// SP
module SP(
	clk,
	rst_n,
	in_valid,
	in_data,
	in_mode,
	out_valid,
	out_data
);
Settings: LEC_CHECK=0, CAP_MARGIN=0, CELL_PAD_IN_SITES_DETAIL_PLACEMENT=0, CORE_ASPECT_RATIO=0.99, CORE_MARGIN=2, CORE_UTILIZATION=72, CTS_CLUSTER_SIZE=73, PLACE_DENSITY_LB_ADDON=0.0, SETUP_SLACK_MARGIN=2.11, SLEW_MARGIN=20, TNS_END_PERCENT=100; clock period 7.44 ns.
run.sh (not shown) runs the stock make flow with config.mk's settings and CLKGATE_MAP_FILE=.
The starting point finished but fails on negative setup slack.
Then changed:
- CAP_MARGIN: 0 -> 20
- CELL_PAD_IN_SITES_DETAIL_PLACEMENT: 0 -> not set
- CORE_ASPECT_RATIO: 0.99 -> not set
- CORE_UTILIZATION: 72 -> 66
- CTS_CLUSTER_SIZE: 73 -> not set
- PLACE_DENSITY_LB_ADDON: 0.0 -> not set
- SETUP_SLACK_MARGIN: 2.11 -> not set
- TNS_END_PERCENT: 100 -> not set
- clock period: 7.44 -> 8.53 ns (I/O delays scaled with it)
What happened: The changed run finished clean; power drops by a quarter to a third; clock-buffer cell count climbs by 14; non-clock buffer count is lower by 474; sequential share of layout area rose by 1.2 points; via count falls by a little under a tenth; combinational power decreases by well over a third; setup slack gains 0.39 ns; clock skew is higher by 0.012 ns; utilization is lower by 13 points.
Then changed:
- ABC_AREA: not set -> 1
- CORE_UTILIZATION: 66 -> 72
- CTS_CLUSTER_DIAMETER: not set -> 357
- clock period: 8.53 -> 3.08 ns (I/O delays scaled with it)
Outcome:
- Now the flow ended with an error in global routing (5_1_grt)
- die area drops by a few percent
- area after synthesis climbs by a few percent
- synthesized cell count climbs by about a fifth
Then changed:
- ABC_AREA: 1 -> not set
- CORE_UTILIZATION: 72 -> 40
- CTS_CLUSTER_DIAMETER: 357 -> not set
- SETUP_SLACK_MARGIN: not set -> 2.45
- clock period: 3.08 -> 8.62 ns (I/O delays scaled with it)
With this change the flow passed the timing, design-rule and antenna checks.
Die size grows by 75%.
Area after synthesis shrinks by 2.1%.
Synthesized cell count shrinks by about 16%.

* * *

## job 1874
Starting RTL as in the previous note.
==> flow/config.mk <==
export PLATFORM = sky130hd
export DESIGN_NAME = SP
export DESIGN_NICKNAME = SP
export VERILOG_FILES = /design/flow/design.v
export SDC_FILE = /design/flow/constraint.sdc
export NUM_CORES = 4
export LEC_CHECK = 0
export ABC_AREA = 1
export CAP_MARGIN = 35
export CELL_PAD_IN_SITES_DETAIL_PLACEMENT = 1
export CORE_MARGIN = 6
export CORE_UTILIZATION = 40
export CTS_CLUSTER_DIAMETER = 275
export CTS_CLUSTER_SIZE = 100
export GPL_ROUTABILITY_DRIVEN = 0
export GPL_TIMING_DRIVEN = 0
export HOLD_SLACK_MARGIN = 0.18
export MAX_ROUTING_LAYER = met4
export PLACE_DENSITY = 0.77
export SETUP_SLACK_MARGIN = -0.53
export SLEW_MARGIN = 20
==> flow/constraint.sdc <==
create_clock -name core_clock -period 7.31 [get_ports {clk}]
set_input_delay 1.4620 -clock core_clock [delete_from_list [all_inputs] [get_ports {clk}]]
set_output_delay 1.4620 -clock core_clock [all_outputs]
set_load 0.01 [all_outputs]
Job 1874 never completed, since it errored out during global routing (5_1_grt).
## Diff of input files: job 9284 against job 1874
# job 1874
export LEC_CHECK = 0
export ABC_AREA = 1
export CAP_MARGIN = 35
export CELL_PAD_IN_SITES_DETAIL_PLACEMENT = 1
export CORE_MARGIN = 6
export CORE_UTILIZATION = 40
export CTS_CLUSTER_DIAMETER = 275
export CTS_CLUSTER_SIZE = 100
export GPL_ROUTABILITY_DRIVEN = 0
export GPL_TIMING_DRIVEN = 0
export HOLD_SLACK_MARGIN = 0.18
export MAX_ROUTING_LAYER = met4
export PLACE_DENSITY = 0.77
export SETUP_SLACK_MARGIN = -0.53
export SLEW_MARGIN = 20
create_clock -name core_clock -period 7.31 [get_ports {clk}]
# job 9284
export LEC_CHECK = 0
export CAP_MARGIN = 0
export CORE_MARGIN = 2
export CORE_UTILIZATION = 72
export MAX_ROUTING_LAYER = met4
export PLACE_DENSITY = 0.63
export SLEW_MARGIN = 20
create_clock -name core_clock -period 8.32 [get_ports {clk}]
### Flow results
Job 9284 ran to completion and came out clean on the timing, design-rule and antenna checks.
Job 1874 terminated abnormally: global routing (5_1_grt) reported GRT-0116.
Compared with job 1874, x dimension of the die in job 9284 decreased by more than a quarter.
Note that the post-DP HPWL recorded for job 1874 amounts to 1.8 times the value seen in job 9284.
Measured against each other, job 9284 and job 1874 differ in post-synth area from yosys stat, the higher figure coming from job 1874.
Area of the core was lower in the run labelled job 9284.
Per the comparison of job 9284 with job 1874, instance area at placement now smaller; and-or/or-and share of the synthesized area now larger.
Pre-CTS worst setup slack delta for job 9284 relative to job 1874: 3.43 ns higher
Compared with job 1874, job 9284 shows a synthesized netlist cell count that is 1780 lower.
Compared to job 1874, job 9284 has xor-xnor portion of the synthesized cell area 1.4 points higher.
Fraction of synthesized area in multiplexers was higher in job 9284 than in job 1874.
Changes in job 5117 relative to job 9284:
# job 9284
export LEC_CHECK = 0
export CAP_MARGIN = 0
export CORE_MARGIN = 2
export CORE_UTILIZATION = 72
export MAX_ROUTING_LAYER = met4
export PLACE_DENSITY = 0.63
export SLEW_MARGIN = 20
create_clock -name core_clock -period 8.32 [get_ports {clk}]
# job 5117
export LEC_CHECK = 0
export CAP_MARGIN = 20
export CORE_MARGIN = 2
export CORE_UTILIZATION = 40
export SLEW_MARGIN = 20
create_clock -name core_clock -period 9.0 [get_ports {clk}]
Changes observed in job 5117 relative to job 9284: multi-input combinational area share moved down; final area moved up; area of the core moved up.
The final reports for job 5117 and job 9284 show via count of the first global-routing pass lower in the former.
Compared with job 9284, job 5117 is the less power-hungry design.
The buffer share of cell area of job 5117 falls short of that of job 9284 by 0.49 points.
The inputs of job 2328 differ from those of job 5117 as listed below.
# job 5117
export LEC_CHECK = 0
export CAP_MARGIN = 20
export CORE_MARGIN = 2
export CORE_UTILIZATION = 40
export SLEW_MARGIN = 20
create_clock -name core_clock -period 9.0 [get_ports {clk}]
# job 2328
export LEC_CHECK = 0
export CAP_MARGIN = 20
export CORE_MARGIN = 2
export CORE_UTILIZATION = 40
export PLACE_DENSITY = 0.77
export SETUP_SLACK_MARGIN = 1.45
export SLEW_MARGIN = 20
create_clock -name core_clock -period 5.03 [get_ports {clk}]
## What came out
- Status job 2328: flow complete, layout not clean - negative setup slack
- Internal portion of total power ended up 180% higher on job 2328 than on job 5117.
- Sequential share of layout area was higher in job 5117 than in job 2328.
- Job 2328 gives more period utilization than job 5117 did.
- Final layout net count was higher in the run labelled job 2328.
- Number of gates resized after cts on job 2328 is up relative to job 5117.
- For the combinational gate area, job 2328 came in about 8% higher than job 5117 did.
- Sort job 2328 and job 5117 by signed area change from the synthesized netlist to the final layout asc -> top: job 5117
- For job 5117, the worst setup path endpoint was mod_func[0].U_mod.in_r[9]$_DFFE_PN0P_, unlike job 2328, where it was mod_func[1].U_mod.in_r[11]$_DFFE_PN0P_.
- From job 5117 to job 2328 the numbers moved as follows: wire length +7.6%; non-clock buffer share of cell area grew by 13 points; number of non-filler instances in the completed layout went up; part of the total power dissipated in the clock network has decreased.
Modified inputs, job 6422 compared to job 2328
# job 2328
export LEC_CHECK = 0
export CAP_MARGIN = 20
export CORE_MARGIN = 2
export CORE_UTILIZATION = 40
export PLACE_DENSITY = 0.77
export SETUP_SLACK_MARGIN = 1.45
export SLEW_MARGIN = 20
create_clock -name core_clock -period 5.03 [get_ports {clk}]
# job 6422
export LEC_CHECK = 0
export ABC_AREA = 1
export CAP_MARGIN = 20
export CORE_MARGIN = 2
export CORE_UTILIZATION = 72
export SETUP_SLACK_MARGIN = 0.38
export SLEW_MARGIN = 20
create_clock -name core_clock -period 3.08 [get_ports {clk}]
--- outcome ---
- Flow for job 6422 halted at global routing (5_1_grt), error code GRT-0116.
- In the metrics for job 2328 and job 6422, the one carrying the lower placed standard-cell area is job 2328.
- Chip area in the Yosys report is lower on job 2328
- Diff job 2328 -> job 6422: die outline area went down, synthesized-area fraction occupied by adder cells went down.
- Taking job 6422 over job 2328, the distinct cell type count after synthesis ratio works out to 0.66.
- Looking at multiplexer share of the synthesized area, job 6422 sits 3.4 points below job 2328.

* * *

## exp/yarrow
SP again, from the RTL that the note above started with.
clock: 8.14 ns
lec_check: 0
abc_area: 1
cap_margin: 20
cell_pad_in_sites_detail_placement: 0
core_aspect_ratio: 0.67
core_margin: 2
core_utilization: 64
cts_cluster_size: 100
hold_slack_margin: 0.22
place_density_lb_addon: 0.04
setup_slack_margin: -0.56
slew_margin: 20
tns_end_percent: 60
Status exp/yarrow: flow complete, layout not clean - setup timing
Inputs modified between exp/yarrow and exp/maple:
==> flow/config.mk <==
export PLATFORM = sky130hd
export DESIGN_NAME = SP
export DESIGN_NICKNAME = SP
export VERILOG_FILES = /design/flow/design.v
export SDC_FILE = /design/flow/constraint.sdc
export NUM_CORES = 4
export LEC_CHECK = 0
export CAP_MARGIN = 20
export CELL_PAD_IN_SITES_DETAIL_PLACEMENT = 0
export CORE_ASPECT_RATIO = 0.67
export CORE_MARGIN = 2
export CORE_UTILIZATION = 62
export CTS_CLUSTER_SIZE = 28
export HOLD_SLACK_MARGIN = 0.22
export PLACE_DENSITY_LB_ADDON = 0.04
export SLEW_MARGIN = 20
export TNS_END_PERCENT = 60
==> flow/constraint.sdc <==
create_clock -name core_clock -period 11.9 [get_ports {clk}]
set_input_delay 2.3800 -clock core_clock [delete_from_list [all_inputs] [get_ports {clk}]]
set_output_delay 2.3800 -clock core_clock [all_outputs]
set_load 0.01 [all_outputs]
==> results <==
- The clock power share in exp/maple sits 2.5 points above the value recorded for exp/yarrow.
- Combined flip-flop and latch cell area: exp/maple vs exp/yarrow, no meaningful difference
- exp/yarrow: all stages done; final checks FAILED (setup timing).
- exp/maple: flow completed, timing, DRC and antenna clean
- Of the two values seen for critical path capture point, U_Sort.e[1][7] was produced by exp/maple and mod_func[1].U_mod.in_r[11] by exp/yarrow.
- exp/maple ended with more critical path depth than exp/yarrow.
- The lower antenna diode count of exp/maple and exp/yarrow is in exp/maple.
- The power in combinational cells of exp/maple falls short of that of exp/yarrow by 49%.
## Diff of input files: exp/onyx against exp/maple
diff --git a/flow/config.mk b/flow/config.mk
--- a/flow/config.mk
+++ b/flow/config.mk
@@ -10,8 +10,8 @@
 export CORE_ASPECT_RATIO = 0.67
 export CORE_MARGIN = 2
-export CORE_UTILIZATION = 62
+export CORE_UTILIZATION = 70
 export CTS_CLUSTER_SIZE = 28
-export HOLD_SLACK_MARGIN = 0.22
-export PLACE_DENSITY_LB_ADDON = 0.04
+export PLACE_DENSITY_LB_ADDON = 0.0
+export SETUP_SLACK_MARGIN = 2.11
 export SLEW_MARGIN = 20
 export TNS_END_PERCENT = 60
==> flow/constraint.sdc <==
create_clock -name core_clock -period 7.44 [get_ports {clk}]
set_input_delay 1.4880 -clock core_clock [delete_from_list [all_inputs] [get_ports {clk}]]
set_output_delay 1.4880 -clock core_clock [all_outputs]
set_load 0.01 [all_outputs]
--- outcome ---
exp/onyx: complete, dirty (setup timing). As far as chip area estimate from yosys synthesis goes, exp/onyx and exp/maple are indistinguishable; the numbers are identical. Taking exp/maple as the reference, in exp/onyx routed wire length went up; count of clock-buffer cells in the layout went down; combinational cell fraction of total power went up. Of exp/maple and exp/onyx, the run reporting the higher portion of total power attributed to the clock network was exp/maple. The final cycle utilization of the critical path number comes out higher for exp/onyx vs exp/maple. Comparing exp/maple and exp/onyx, the higher final RePlAce weighted congestion is on exp/onyx. exp/onyx and exp/maple ended up with roughly the same worst hold margin. exp/onyx against exp/maple: final worst setup slack shrank by 2890 ps; area added between synthesis and finish now sits higher; sequential share of layout area fell by 1.4 points.
Power figures rest on the tool's default switching activity, not on a simulated workload.
